// systolic_array
module systolic_array #(
  parameter integer ARRAY_N               = 4,
  parameter integer ARRAY_M               = 2,
  parameter integer PMAX                  = 8,
  parameter integer PMIN                  = 2,
  parameter integer ACT_WIDTH             = ARRAY_N * PMAX * (PMAX/PMIN),
  parameter integer WGT_WIDTH             = ARRAY_M * ARRAY_N * PMAX * (PMAX/PMIN),
  parameter integer ACCUMULATOR_WIDTH     = 4 * PMAX,
  parameter integer OUT_WIDTH             = ARRAY_M * ACCUMULATOR_WIDTH,
  parameter integer MODE_WIDTH            = $clog2(PMAX/PMIN) * 2
) (
  input  wire                               clk,
  input  wire                               reset,
  input  wire                               out_valid,
  input  wire                               acc_clear,
  input  wire        [ ACT_WIDTH  -1 : 0 ]  activation_in,
  input  wire        [ WGT_WIDTH  -1 : 0 ]  weight_in,
  input  wire        [ MODE_WIDTH -1 : 0 ]  mode,
  output wire        [ OUT_WIDTH  -1 : 0 ]  activation_out,
  output wire                               activation_valid
);
make LEC_CHECK=0 CAP_MARGIN=20 CORE_MARGIN=2 CORE_UTILIZATION=27 SLEW_MARGIN=20 finish   # period 10.9 ns
run.sh (not shown) runs the stock make flow with config.mk's settings and CLKGATE_MAP_FILE=.
Change:
CORE_UTILIZATION = 58   (was 27)
clock period = 8.61 ns   (was 10.9 ns; I/O delays follow)
What happened: Now the flow ran to the end with violations: setup timing; wire length climbs by about 4.4%; clock-buffer cell count falls by 11; synthesized area is unchanged; cell area went up by about 11%; via count went up by about 12%; core utilization increases by 47 points; setup slack degrades by 1300 ps.
Change:
CORE_UTILIZATION = 72   (was 58)
PLACE_DENSITY = 0.38   (was default)
clock period = 4.82 ns   (was 8.61 ns; I/O delays follow)
The new run aborted during 4_1_cts. Die area drops by about a fifth. Synthesized cell count is unchanged. Synthesized area stays the same.
Change:
ABC_AREA = 1   (was default)
SETUP_SLACK_MARGIN = 0.89   (was default)
TNS_END_PERCENT = 5   (was default)
The changed run ended with an error in 4_1_cts with DPL-0033.
Synthesized cell count climbs by about a fifth.
Die area goes up by a few percent.
Synthesized area goes up by a few percent.

---

## yarrow
systolic_array again, from the RTL that the note above started with.
clock: 11.0 ns
lec_check: 0
cap_margin: 15
core_margin: 2
core_utilization: 23
gpl_routability_driven: 0
hold_slack_margin: 0.26
place_density_lb_addon: 0.09
slew_margin: 20
tns_end_percent: 70
Setup changes, yarrow to quartz
Settings: PLACE_DENSITY_LB_ADDON: 0.09 -> unset; CORE_UTILIZATION: 23 -> 40; CAP_MARGIN: 15 -> 20; GPL_ROUTABILITY_DRIVEN: 0 -> unset; TNS_END_PERCENT: 70 -> unset; HOLD_SLACK_MARGIN: 0.26 -> unset.
==> comparison <==
The area occupied by multi-input gates reported for quartz is smaller than that of yarrow by 310 µm².
From yarrow to quartz the numbers moved as follows: global-route usage over all layers rose by 8.4 points; diode insertion count for antenna repair picked up an extra 15; transition time at the pin with the least slew margin went up 210 ps.
Number of standard-cell rows in the floorplan sits lower in quartz than in yarrow.
Taking yarrow as the reference point, the average routed wire per standard cell of quartz falls by 0.42 µm.
A slowest cell on the critical path of sky130_fd_sc_hd__or4_4 is what quartz shows, while sky130_fd_sc_hd__fa_1 belongs to yarrow.
The maximum cell stage delay along the critical path number comes out higher for quartz vs yarrow.
As of quartz, overall routed net length had fallen by more than 10% compared to yarrow.
The effective utilization at floorplan number comes out higher for quartz vs yarrow.
Inputs modified between quartz and fjord:
Settings: CORE_UTILIZATION now 67, was 40; the clock period (ns, I/O delays scaled along) now 9.73, was 11.0.
[summary]
From fjord to quartz, aoi/oai-family share of the synthesized area did not move at all. fjord gives less worst setup slack after placement than quartz did. Total instance count after detailed placement went down by a few percent going from quartz to fjord. As the logs show, fjord stopped at global routing (5_1_grt) after a tool error, so it never reached the end of the flow. Taking quartz as the reference, in fjord port buffer count held steady, number of resized instances in the post-cts repair step grew by 549.

---

== run 1 ==
systolic_array again, from the RTL that the note above started with.
==> flow/design.v (excerpt) <==
module systolic_array #(
  parameter integer ARRAY_N               = 4,
  parameter integer ARRAY_M               = 2,
  parameter integer PMAX                  = 8,
  parameter integer PMIN                  = 2,
  parameter integer ACT_WIDTH             = ARRAY_N * PMAX * (PMAX/PMIN),
  parameter integer WGT_WIDTH             = ARRAY_M * ARRAY_N * PMAX * (PMAX/PMIN),
  parameter integer ACCUMULATOR_WIDTH     = 4 * PMAX,
  parameter integer OUT_WIDTH             = ARRAY_M * ACCUMULATOR_WIDTH,
  parameter integer MODE_WIDTH            = $clog2(PMAX/PMIN) * 2
) (
  input  wire                               clk,
  input  wire                               reset,
  input  wire                               out_valid,
  input  wire                               acc_clear,
  input  wire        [ ACT_WIDTH  -1 : 0 ]  activation_in,
  input  wire        [ WGT_WIDTH  -1 : 0 ]  weight_in,
  input  wire        [ MODE_WIDTH -1 : 0 ]  mode,
  output wire        [ OUT_WIDTH  -1 : 0 ]  activation_out,
  output wire                               activation_valid
);
export LEC_CHECK = 0
export CAP_MARGIN = 0
export CORE_MARGIN = 2
export CORE_UTILIZATION = 67
export CTS_CLUSTER_SIZE = 33
export SLEW_MARGIN = 20
create_clock -name core_clock -period 9.02 [get_ports {clk}]
Run 1 never completed, since it errored out during global routing (5_1_grt).
For run 2, these inputs were changed with respect to run 1:
- a change of CAP_MARGIN from 0 to 20
- a change of CORE_UTILIZATION from 67 to 58
- an added SETUP_SLACK_MARGIN of 2.0
- a deleted CTS_CLUSTER_SIZE that had been 33
- a change of the clock period (ns, I/O delays scaled along) from 9.02 to 7.98
--- outcome ---
Re total placed instance area: run 1 was lower than run 2.
Worst setup slack after placement is higher on run 1
In run 2 relative to run 1, overall die height had gone up by a little under 10%.
The runs compared here, run 1 and run 2, all ended either early or with open violations.
Run 2: flow complete, layout not clean; failing: negative setup slack
global routing (5_1_grt): run 1 exited with error
Min number of buffers inserted during clock tree synthesis across run 1 and run 2: run 1
Post-cts sizing count: run 2 vs run 1 down 328
Run 2: routability congestion estimate is 0.025 lower than what run 1 reported.
The sum of net half-perimeters after detailed placement of run 1 and that of run 2 are within noise of each other.
Between run 1 and run 2, die span in x is higher for run 2, run 1 comes in under that.
Area of the placeable core of run 2 exceeds that of run 1 by more than 10%.
Compared to run 1, run 2 was floorplanned on a bigger die.
Inputs modified between run 2 and run 3:
- SETUP_SLACK_MARGIN removed (was 2.0)
- PLACE_DENSITY newly set to 0.4
- CORE_UTILIZATION changed from 58 to 72
- the clock period (ns, I/O delays scaled along) changed from 7.98 to 10.0
Notes after the runs:
- Changes observed in run 3 relative to run 2: area of the core region moved down, number of clock sinks level, number of standard-cell rows in the floorplan moved down, instance area at placement moved down.
- Compared to run 2, run 3 was floorplanned on a smaller die.
- Run 3 never completed, since it errored out during global routing (5_1_grt).
- Height of the chip, run 3 vs run 2: down by more than 10%
- On total setup buffers inserted after CTS, the lower figure sits with run 3, not run 2.
- Reported for run 3 and run 2, number of placed I/O pins turned out identical to the last digit.
Relative to run 3, the following input files were edited for run 4:
- TNS_END_PERCENT: unset -> 5
- PLACE_DENSITY: 0.4 -> 0.38
- ABC_AREA: unset -> 1
- the clock period (ns, I/O delays scaled along): 10.0 -> 3.99
## What came out
Each of run 3 and run 4 falls short of a clean finish.
FAIL run 3 @ global routing (5_1_grt): tool exited with error
[compare] base=run 3 new=run 4: final estimated routing congestion in global placement increased by 2.3% relative to the old numbers; number of different library cells in the post-synthesis netlist went down; die span in x has increased.

---

Setup of lane 1:
Starting RTL as in the previous note.
Settings: LEC_CHECK=0, CAP_MARGIN=20, CORE_MARGIN=2, CORE_UTILIZATION=66, CTS_CLUSTER_SIZE=35, SETUP_SLACK_MARGIN=1.05, SLEW_MARGIN=20; clock period 10.6 ns.
In the summary table, lane 1 is marked failed, with error ODB-0269 raised in 5_1_grt.
The following lists how lane 2 was set up differently from lane 1:
- CTS_CLUSTER_DIAMETER newly set to 234
- CTS_CLUSTER_SIZE removed (was 35)
- SETUP_SLACK_MARGIN changed from 1.05 to 2.49
- CORE_UTILIZATION changed from 66 to 72
- the clock period (ns, I/O delays scaled along) changed from 10.6 to 8.61
--- outcome ---
No final results exist for lane 2, since it was stopped by error DPL-0038 during 4_1_cts.
Placed instance area, lane 1 and lane 2: smaller value in lane 1
Delta (lane 2 minus lane 1): die width fell about 4%, die area down 0.011 mm2, vertical extent of the die fell about 4%.
Here is what was changed in the inputs of lane 3 compared with lane 2.
- CTS_CLUSTER_DIAMETER: 234 -> unset
- CORE_UTILIZATION: 72 -> 40
- SETUP_SLACK_MARGIN: 2.49 -> unset
- the clock period (ns, I/O delays scaled along): 8.61 -> 10.9
--- outcome ---
Lane 3: all stages complete, timing, DRC and antenna checks passed
As far as synthesized cell count goes, lane 3 and lane 2 are indistinguishable; the numbers are identical.
On count of boundary I/O pins, lane 3 and lane 2 are neck and neck.
Number of placed cells counting well taps: higher on lane 3
Looking at post-placement cell area across lane 3 and lane 2, the one that comes out lower is lane 3.
Lane 3 vs lane 2 — cell row count rose about 35%.
Taking lane 3 as 1.0, lane 2 lands at 0.56 on die size.
Width of the chip ends up higher on lane 3.
Where worst setup slack after placement is concerned, lane 2 is outperformed by lane 3.
[inputs] lane 4 vs lane 3
- putting CTS_CLUSTER_SIZE at 36 where nothing was set
- putting SETUP_SLACK_MARGIN at 1.05 where nothing was set
- swapping 40 for 72 in CORE_UTILIZATION
- swapping 10.9 for 10.6 in the clock period (ns, I/O delays scaled along)
## What came out
- Lane 4 never completed, since it errored out during 5_1_grt.
- Lane 3 was carried through to the last stage, and its layout satisfied the timing, DRC and antenna checks.
- In lane 4 the setup slack at placement turned out 0.31 ns higher than in lane 3.
- Against lane 3, area of the core in lane 4 fell by more than a quarter.
- Of lane 4 and lane 3, the run reporting the higher die size was lane 3.
- Going from lane 3 to lane 4, cell area reported after detailed placement shrank by a few percent.
- Compared with lane 3, lane 4 shows number of buffers inserted by post-CTS setup repair higher by 107.
The inputs of lane 5 differ from those of lane 4 as listed below.
- a change of CORE_UTILIZATION from 72 to 62
- a deleted CTS_CLUSTER_SIZE that had been 36
- a deleted SETUP_SLACK_MARGIN that had been 1.05
- a change of the clock period (ns, I/O delays scaled along) from 10.6 to 9.12
### Flow results
Lane 5 finished all stages; however, its layout fails the closing checks, the failures being setup timing.
Lane 4 and lane 5 ended up with roughly the same gate count of the mapped netlist.
[compare] base=lane 4 new=lane 5: die height up 26 um; post-place instance area up 0.0059 mm2.
Cell count after placement delta for lane 5 relative to lane 4: about 7.5% higher
Going from lane 4 to lane 5, placer congestion estimate shrank by a few percent.
Between lane 4 and lane 5, width of the chip increased.
Lane 5 vs lane 4: initial core utilization down in lane 5
Compared with lane 4, in lane 5 number of buffers on the longest clock path barely changed, total setup buffers inserted after CTS climbed 27.
